## filtro_fir
module filtro_fir
  #(
    parameter WW_INPUT  = 8,
    parameter WW_OUTPUT = 8
    ) 
   (
    input 			  clk,
    input 			  i_en,
    input 			  i_srst,
    input signed [ WW_INPUT-1:0]  i_data,
    output signed [WW_OUTPUT-1:0] o_data
    );
  localparam WW_COEFF = 8;
   reg  signed [WW_INPUT           -1:0] register [14:1];
   wire signed [         WW_COEFF  -1:0] coeff    [14:0];
   wire signed [WW_INPUT+WW_COEFF  -1:0] prod     [14:0];
   wire signed [WW_INPUT+WW_COEFF+1-1:0] sum      [8:1]; 
   wire signed [WW_INPUT+WW_COEFF+2-1:0] sum1     [4:1]; 
   wire signed [WW_INPUT+WW_COEFF+3-1:0] sum2     [2:1]; 
   wire signed [WW_INPUT+WW_COEFF+4-1:0] sum3; 
   reg signed [WW_INPUT+WW_COEFF   -1:0] prod_d   [14:0];
   reg signed [WW_INPUT+WW_COEFF+4 -1:0] sum3_d;
   reg signed [WW_INPUT+WW_COEFF+1 -1:0] sum_d    [8:1];
    assign coeff[ 0] = 8'hFF;
    assign coeff[ 1] = 8'hFF;
    assign coeff[ 2] = 8'hFF;
    assign coeff[ 3] = 8'h00;
    assign coeff[ 4] = 8'h03;
    assign coeff[ 5] = 8'h08;
    assign coeff[ 6] = 8'h0D;
    assign coeff[ 7] = 8'h10;
    assign coeff[ 8] = 8'h0D;
    assign coeff[ 9] = 8'h08;
    assign coeff[10] = 8'h03;
    assign coeff[11] = 8'h00;
    assign coeff[12] = 8'hFF;
    assign coeff[13] = 8'hFF;
    assign coeff[14] = 8'hFF;
  always @(posedge clk) begin
    if (i_srst == 1'b1) begin
      register[ 1] <= {WW_INPUT{1'b0}};
      register[ 2] <= {WW_INPUT{1'b0}};
      register[ 3] <= {WW_INPUT{1'b0}};
      register[ 4] <= {WW_INPUT{1'b0}};
  ...
Size in the first run: roughly 2,100 cells after synthesis, about 19 I/O pins.
clock: 2.71 ns
lec_check: 0
abc_area: 1
cap_margin: 20
cell_pad_in_sites_global_placement: 0
core_margin: 2
core_utilization: 72
cts_cluster_diameter: 376
cts_cluster_size: 15
gpl_routability_driven: 0
hold_slack_margin: 0.29
min_routing_layer: met1
place_density_lb_addon: 0.04
setup_slack_margin: -0.07
slew_margin: 10
run.sh (not shown) runs the stock make flow with config.mk's settings and CLKGATE_MAP_FILE=.
The first run completed, yet does not pass: setup timing.
Rerun with:
ABC_AREA = not set   (was 1)
CELL_PAD_IN_SITES_GLOBAL_PLACEMENT = not set   (was 0)
CORE_UTILIZATION = 40   (was 72)
CTS_CLUSTER_DIAMETER = not set   (was 376)
CTS_CLUSTER_SIZE = not set   (was 15)
GPL_ROUTABILITY_DRIVEN = not set   (was 0)
HOLD_SLACK_MARGIN = not set   (was 0.29)
MIN_ROUTING_LAYER = not set   (was met1)
PLACE_DENSITY_LB_ADDON = not set   (was 0.04)
SETUP_SLACK_MARGIN = not set   (was -0.07)
SLEW_MARGIN = 20   (was 10)
clock period = 4.81 ns   (was 2.71 ns; I/O delays follow)
- The changed run finished with timing, DRC and antenna clean
- global-route usage came out lower by 15 points
- setup slack improved by 1200 ps
- core utilization came out lower by 35 points
- wire length came out lower by 16%
- final area came out lower by 1.8%
Rerun with:
ABC_AREA = 1   (was not set)
CORE_UTILIZATION = 43   (was 40)
clock period = 2.16 ns   (was 4.81 ns; I/O delays follow)
With this change the flow completed, yet does not pass: setup timing.
Via count increases by 17%.
Worst hold slack got worse by 20 ps.
Flip-flop count does not change.
Wire length increases by 20%.
Non-clock buffer count increases by 110.


== violet ==
filtro_fir again, from the RTL that the note above started with.
Settings: LEC_CHECK=0, ABC_AREA=1, CAP_MARGIN=15, CELL_PAD_IN_SITES_DETAIL_PLACEMENT=1, CELL_PAD_IN_SITES_GLOBAL_PLACEMENT=1, CORE_ASPECT_RATIO=1.32, CORE_MARGIN=8, CORE_UTILIZATION=45, CTS_CLUSTER_SIZE=63, GPL_TIMING_DRIVEN=0, MAX_ROUTING_LAYER=met5, MIN_ROUTING_LAYER=met2, PLACE_DENSITY_LB_ADDON=0.14, SETUP_SLACK_MARGIN=-0.51, SLEW_MARGIN=10, TNS_END_PERCENT=35; clock period 5.47 ns.
diff inputs: violet => indigo
- CTS_CLUSTER_SIZE now 65, was 63
- CORE_MARGIN now 2, was 8
- GPL_TIMING_DRIVEN no longer set, was 0
- CELL_PAD_IN_SITES_DETAIL_PLACEMENT now 0, was 1
## What came out
- Measured against each other, violet and indigo differ in routed wire length, the lower figure coming from indigo.
- Higher post-layout net count was reported by violet, not indigo.
- Compared to violet, indigo has final worst-path setup slack 0.20 ns higher.
- | met2 wire length | indigo vs violet | about 16% lower |
- indigo reports a higher total of buffers placed on input and output ports than violet does.
- indigo: final critical path time including I/O delays and setup 0.20 ns below violet
- NOTE: setup slack at placement in indigo exceeds that of violet
- Comparing indigo with violet, the core utilization before placement came out essentially unchanged.
> inputs changed (indigo -> onyx)
- PLACE_DENSITY_LB_ADDON: 0.14 -> unset
- CAP_MARGIN: 15 -> 20
- CTS_CLUSTER_SIZE: 65 -> unset
- CELL_PAD_IN_SITES_DETAIL_PLACEMENT: 0 -> unset
- SLEW_MARGIN: 10 -> 20
- ABC_AREA: 1 -> unset
- TNS_END_PERCENT: 35 -> unset
- MAX_ROUTING_LAYER: met5 -> unset
- MIN_ROUTING_LAYER: met2 -> unset
- CELL_PAD_IN_SITES_GLOBAL_PLACEMENT: 1 -> unset
- CORE_UTILIZATION: 45 -> 52
- SETUP_SLACK_MARGIN: -0.51 -> unset
- CORE_ASPECT_RATIO: 1.32 -> unset
- the clock period (ns, I/O delays scaled along): 5.47 -> 4.81
## What came out


== alpha ==
filtro_fir again, from the RTL that the note above started with.
==> flow/design.v (excerpt) <==
module filtro_fir
  #(
    parameter WW_INPUT  = 8,
    parameter WW_OUTPUT = 8
    ) 
   (
    input 			  clk,
    input 			  i_en,
    input 			  i_srst,
    input signed [ WW_INPUT-1:0]  i_data,
    output signed [WW_OUTPUT-1:0] o_data
    );
  localparam WW_COEFF = 8;
   reg  signed [WW_INPUT           -1:0] register [14:1];
   wire signed [         WW_COEFF  -1:0] coeff    [14:0];
   wire signed [WW_INPUT+WW_COEFF  -1:0] prod     [14:0];
   wire signed [WW_INPUT+WW_COEFF+1-1:0] sum      [8:1]; 
   wire signed [WW_INPUT+WW_COEFF+2-1:0] sum1     [4:1]; 
   wire signed [WW_INPUT+WW_COEFF+3-1:0] sum2     [2:1]; 
   wire signed [WW_INPUT+WW_COEFF+4-1:0] sum3; 
   reg signed [WW_INPUT+WW_COEFF   -1:0] prod_d   [14:0];
   reg signed [WW_INPUT+WW_COEFF+4 -1:0] sum3_d;
   reg signed [WW_INPUT+WW_COEFF+1 -1:0] sum_d    [8:1];
    assign coeff[ 0] = 8'hFF;
    assign coeff[ 1] = 8'hFF;
    assign coeff[ 2] = 8'hFF;
    assign coeff[ 3] = 8'h00;
    assign coeff[ 4] = 8'h03;
    assign coeff[ 5] = 8'h08;
    assign coeff[ 6] = 8'h0D;
    assign coeff[ 7] = 8'h10;
    assign coeff[ 8] = 8'h0D;
    assign coeff[ 9] = 8'h08;
    assign coeff[10] = 8'h03;
    assign coeff[11] = 8'h00;
    assign coeff[12] = 8'hFF;
    assign coeff[13] = 8'hFF;
    assign coeff[14] = 8'hFF;
  always @(posedge clk) begin
    if (i_srst == 1'b1) begin
      register[ 1] <= {WW_INPUT{1'b0}};
      register[ 2] <= {WW_INPUT{1'b0}};
      register[ 3] <= {WW_INPUT{1'b0}};
      register[ 4] <= {WW_INPUT{1'b0}};
      register[ 5] <= {WW_INPUT{1'b0}};
      register[ 6] <= {WW_INPUT{1'b0}};
      register[ 7] <= {WW_INPUT{1'b0}};
      register[ 8] <= {WW_INPUT{1'b0}};
      register[ 9] <= {WW_INPUT{1'b0}};
      register[10] <= {WW_INPUT{1'b0}};
      register[11] <= {WW_INPUT{1'b0}};
      register[12] <= {WW_INPUT{1'b0}};
      register[13] <= {WW_INPUT{1'b0}};
      register[14] <= {WW_INPUT{1'b0}};
    end else begin
      if (i_en == 1'b1) begin
        register[ 1] <= i_data;
        register[ 2] <= register[ 1];
        register[ 3] <= register[ 2];
        register[ 4] <= register[ 3];
        register[ 5] <= register[ 4];
        register[ 6] <= register[ 5];
        register[ 7] <= register[ 6];
        register[ 8] <= register[ 7];
        register[ 9] <= register[ 8];
        register[10] <= register[ 9];
  ...
==> flow/config.mk <==
export PLATFORM = sky130hd
export DESIGN_NAME = filtro_fir
export DESIGN_NICKNAME = filtro_fir
export VERILOG_FILES = /design/flow/design.v
export SDC_FILE = /design/flow/constraint.sdc
export NUM_CORES = 4
export LEC_CHECK = 0
export ABC_AREA = 1
export CAP_MARGIN = 15
export CELL_PAD_IN_SITES_DETAIL_PLACEMENT = 1
export CELL_PAD_IN_SITES_GLOBAL_PLACEMENT = 1
export CORE_ASPECT_RATIO = 1.32
export CORE_MARGIN = 2
export CORE_UTILIZATION = 45
export CTS_CLUSTER_SIZE = 65
export MAX_ROUTING_LAYER = met5
export PLACE_DENSITY_LB_ADDON = 0.22
export SETUP_SLACK_MARGIN = -0.51
export SLEW_MARGIN = 10
export TNS_END_PERCENT = 35
==> flow/constraint.sdc <==
create_clock -name core_clock -period 5.47 [get_ports {clk}]
set_input_delay 1.0940 -clock core_clock [delete_from_list [all_inputs] [get_ports {clk}]]
set_output_delay 1.0940 -clock core_clock [all_outputs]
set_load 0.01 [all_outputs]
Here is what was changed in the inputs of beta compared with alpha.
Settings: changing SLEW_MARGIN from 10 to 20; removing TNS_END_PERCENT (formerly 35); removing SETUP_SLACK_MARGIN (formerly -0.51); changing CTS_CLUSTER_SIZE from 65 to 98; removing PLACE_DENSITY_LB_ADDON (formerly 0.22); removing MAX_ROUTING_LAYER (formerly met5); removing CELL_PAD_IN_SITES_DETAIL_PLACEMENT (formerly 1); changing CAP_MARGIN from 15 to 20; removing CORE_ASPECT_RATIO (formerly 1.32); changing CORE_UTILIZATION from 45 to 57; removing CELL_PAD_IN_SITES_GLOBAL_PLACEMENT (formerly 1); changing the clock period (ns, I/O delays scaled along) from 5.47 to 2.28.
Notes after the runs:
Complete run, failing final checks: beta, reason negative setup slack.
alpha -> beta: non-clock buffer count increased by more than 100%
Across both runs, number of placed instances with taps included was lower for beta than for alpha.
beta vs. alpha: routed length on met3 went up by 17%.
Max total via count in the routed design across beta and alpha: beta
Global-route usage is higher on beta
In beta the number of clock-tree buffers in the layout turned out 9.3% higher than in alpha.
alpha → beta: fraction of the core area covered by cells at the end of the flow increased 19 points; worst-margin pin slew decreased 0.26 ns.
Relative to beta, the following input files were edited for gamma:
Settings: CTS_CLUSTER_SIZE: 98 -> 29; CORE_UTILIZATION: 57 -> 72; the clock period (ns, I/O delays scaled along): 2.28 -> 2.82.
Findings:
- Status gamma: flow complete, layout not clean - negative setup slack
- When the final numbers for beta and gamma were put side by side, the met3 demand-to-capacity share in global routing turned out to be greater in gamma.
- Number of inserted diodes: gamma vs beta up 1
- Summary: achievable clock frequency, gamma worse than beta
- Worst hold path depth: gamma vs beta down 2
- gamma vs beta: global-route wire length before repair up
Inputs modified between gamma and delta:
Settings: CORE_UTILIZATION: 72 -> 40; ABC_AREA: 1 -> unset; SETUP_SLACK_MARGIN: unset -> 1.16; CTS_CLUSTER_SIZE: 29 -> unset; the clock period (ns, I/O delays scaled along): 2.82 -> 4.81.
Results
delta did not stop at any stage, and its layout met the timing, design-rule and antenna checks.
| shortest clock period the worst path allows after layout | lower: gamma |
On delta: area after synthesis is 2.9% lower than what gamma gave.
Number of buffers inserted by post-CTS setup repair, delta and gamma: lower on gamma
[compare] base=gamma new=delta: final setup slack of the worst path rose 1.40 ns; first-iteration DRC count lower.
gamma → delta: number of CTS-inserted buffers went up by about 7%, routability-driven placement congestion ratio went down by 0.068.
Against gamma as the reference, delta delivers a higher hold slack.
The half-perimeter wire length of the detailed placement result of delta falls short of that of gamma by about 12%.
